==> flow/design.v <==
/*verilator lint_off MULTITOP*/
module num_rpad #(
    parameter int IN_WIDTH  = 32,
    parameter int OUT_WIDTH = 32
) (
    input  logic [ IN_WIDTH-1:0] in,
    output logic [OUT_WIDTH-1:0] out
);
  localparam int EXTEND = OUT_WIDTH - IN_WIDTH;
  assign out = {in, {EXTEND{1'b0}}};
endmodule
module num_sneg #(
    parameter int WIDTH = 32
) (
    input  logic signed [WIDTH-1:0] in,
    output logic signed [WIDTH-1:0] out
);
  assign out = -in;
endmodule
module num_sabs #(
    parameter int WIDTH = 32
) (
    input  logic signed [WIDTH-1:0] in,
    output logic signed [WIDTH-1:0] out
);
  assign out = in[WIDTH-1] ? -in : in;
endmodule
module num_min #(
    parameter int WIDTH = 32
) (
    input  logic [WIDTH-1:0] left,
    input  logic [WIDTH-1:0] right,
    output logic [WIDTH-1:0] out
);
  assign out = (left < right) ? left : right;
endmodule
module num_max #(
    parameter int WIDTH = 32
) (
    input  logic [WIDTH-1:0] left,
    input  logic [WIDTH-1:0] right,
    output logic [WIDTH-1:0] out
);
  assign out = (left > right) ? left : right;
endmodule
module num_smin #(
    parameter int WIDTH = 32
) (
    input  logic signed [WIDTH-1:0] left,
    input  logic signed [WIDTH-1:0] right,
    output logic signed [WIDTH-1:0] out
);
  assign out = (left < right) ? left : right;
endmodule
module num_smax #(
    parameter int WIDTH = 32
) (
    input  logic signed [WIDTH-1:0] left,
    input  logic signed [WIDTH-1:0] right,
    output logic signed [WIDTH-1:0] out
);
  assign out = (left > right) ? left : right;
endmodule
module num_ssignbit #(
    parameter int WIDTH = 32
) (
    input logic signed [WIDTH-1:0] in,
    output logic out
);
  assign out = in[WIDTH-1];
endmodule
module num_sadd #(
    parameter int LEFT_WIDTH = 32,
    parameter int LEFT_LSB = 0,
    parameter int RIGHT_WIDTH = 32,
    parameter int RIGHT_LSB = 0,
    parameter int OUT_WIDTH = 33
) (
    input  logic signed [ LEFT_WIDTH-1:0] left,
    input  logic signed [RIGHT_WIDTH-1:0] right,
    output logic signed [  OUT_WIDTH-1:0] out
);
  logic signed [  LEFT_LSB+LEFT_WIDTH-1:0] left_aligned;
  logic signed [RIGHT_LSB+RIGHT_WIDTH-1:0] right_aligned;
  assign left_aligned = {left, {LEFT_LSB{1'b0}}};
  assign right_aligned = {right, {RIGHT_LSB{1'b0}}};
  assign out = left_aligned + right_aligned;
endmodule
module num_smul #(
    parameter int LEFT_WIDTH = 32,
    parameter int RIGHT_WIDTH = 32,
    parameter int OUT_WIDTH = 64,
    parameter int OUT_LSB = 0
) (
    input  logic signed [ LEFT_WIDTH-1:0] left,
    input  logic signed [RIGHT_WIDTH-1:0] right,
    input  logic                          go,
    input  logic                          reset,
    input  logic                          clk,
    output logic signed [  OUT_WIDTH-1:0] out,
    output logic                          done
);
  logic [1:0] done_buffer;
  assign done = done_buffer[1];
  logic signed [       LEFT_WIDTH-1:0] left_tmp;
  logic signed [      RIGHT_WIDTH-1:0] right_tmp;
  logic signed [OUT_LSB+OUT_WIDTH-1:0] out_tmp;
  assign out = out_tmp[OUT_LSB+OUT_WIDTH-1:OUT_LSB];
  always_ff @(posedge clk) begin
    if (go) begin
      done_buffer[0] <= 1;
      done_buffer[1] <= done_buffer[0];
    end else begin
      done_buffer <= 0;
    end
  end
  always_ff @(posedge clk) begin
    if (!reset && go) begin
      left_tmp  <= left;
      right_tmp <= right;
    end else begin
      left_tmp  <= 0;
      right_tmp <= 0;
    end
  end
  always_ff @(posedge clk) begin
    if (reset) begin
      out_tmp <= 0;
    end else if (go) begin
      out_tmp <= left_tmp * right_tmp;
    end else begin
      out_tmp <= out_tmp;
    end
  end
endmodule
module smul_q31 (
    input  logic        clk,
    input  logic        reset,
    input  logic        go,
    input  logic [31:0] left,
    input  logic [31:0] right,
    output logic [31:0] out,
    output logic        done
);
  num_smul #(
      .LEFT_WIDTH (32),
      .RIGHT_WIDTH(32),
      .OUT_WIDTH  (32),
      .OUT_LSB    (31)
  ) mul (
      .left (left),
      .right(right),
      .go   (go),
      .reset(reset),
      .clk  (clk),
      .out  (out),
      .done (done)
  );
endmodule
Settings: LEC_CHECK=0, ABC_AREA=0, CAP_MARGIN=20, CELL_PAD_IN_SITES_DETAIL_PLACEMENT=2, CELL_PAD_IN_SITES_GLOBAL_PLACEMENT=3, CORE_MARGIN=8, CORE_UTILIZATION=64, CTS_CLUSTER_SIZE=66, GPL_ROUTABILITY_DRIVEN=0, SETUP_SLACK_MARGIN=1.5, SLEW_MARGIN=20, TNS_END_PERCENT=55; clock period 10.5 ns.
run.sh (not shown) runs the stock make flow with config.mk's settings and CLKGATE_MAP_FILE=.
The baseline ended with an error in 3_1_place_gp_skip_io on GPL-0301.
Next try:
- ABC_AREA: 0 -> default
- CELL_PAD_IN_SITES_DETAIL_PLACEMENT: 2 -> default
- CELL_PAD_IN_SITES_GLOBAL_PLACEMENT: 3 -> default
- CORE_MARGIN: 8 -> 2
- CORE_UTILIZATION: 64 -> 9
- CTS_CLUSTER_SIZE: 66 -> default
- GPL_ROUTABILITY_DRIVEN: 0 -> default
- SETUP_SLACK_MARGIN: 1.5 -> 2.5
- TNS_END_PERCENT: 55 -> default
- clock period: 10.5 -> 10.9 ns (I/O delays scaled with it)
Outcome: Now the flow ran to the end with no violations. Die area came out higher to 6.3 times its value. Synthesized area is unchanged. Synthesized cell count is unchanged.
Next try:
- CORE_UTILIZATION: 9 -> 72
- CTS_CLUSTER_SIZE: default -> 66
- MAX_ROUTING_LAYER: default -> met4
- SETUP_SLACK_MARGIN: 2.5 -> default
- clock period: 10.9 -> 7.08 ns (I/O delays scaled with it)
Effect: The changed run finished but failed the layout checks on setup timing. Hold slack barely changes. Via count goes up by about a fifth. Count of clock-buffer cells in the layout stays the same.
Next try:
- CAP_MARGIN: 20 -> 5
- CORE_ASPECT_RATIO: default -> 0.72
- CTS_CLUSTER_SIZE: 66 -> 41
- HOLD_SLACK_MARGIN: default -> -0.1
- SETUP_SLACK_MARGIN: default -> 0.39
=>
- The new run reached the layout checks and failed them: setup timing
- setup slack got worse by 0.27 ns
- power came out higher by a few percent
- worst hold slack improved by 0.016 ns
Next try:
- CORE_ASPECT_RATIO: 0.72 -> default
- CTS_CLUSTER_SIZE: 41 -> 66
The new run produced a layout that fails on setup timing.
Global-route usage went down by 5.1 points.
Total power fell by a few percent.
Synthesized cell count does not change.
Wire length came out lower by roughly a tenth.
Final area is about the same.
Die size stays flat.
Worst setup slack gains 0.39 ns.
Via count decreases by a few percent.
Next try:
- CAP_MARGIN: 5 -> 20
- CORE_MARGIN: 2 -> 3
- CORE_UTILIZATION: 72 -> 70
- HOLD_SLACK_MARGIN: -0.1 -> default
- SETUP_SLACK_MARGIN: 0.39 -> default
- clock period: 7.08 -> 6.34 ns (I/O delays scaled with it)
What happened: The changed run finished but failed the layout checks on setup timing; worst setup slack gets worse by 0.79 ns; clock skew grows by 0.0098 ns; final cell count grows slightly; routed wire length rose by a few percent; sequential power came out higher by roughly a tenth; total power grows by roughly a tenth; critical path depth falls by 3.
Power is estimated from default activity; no workload was simulated.
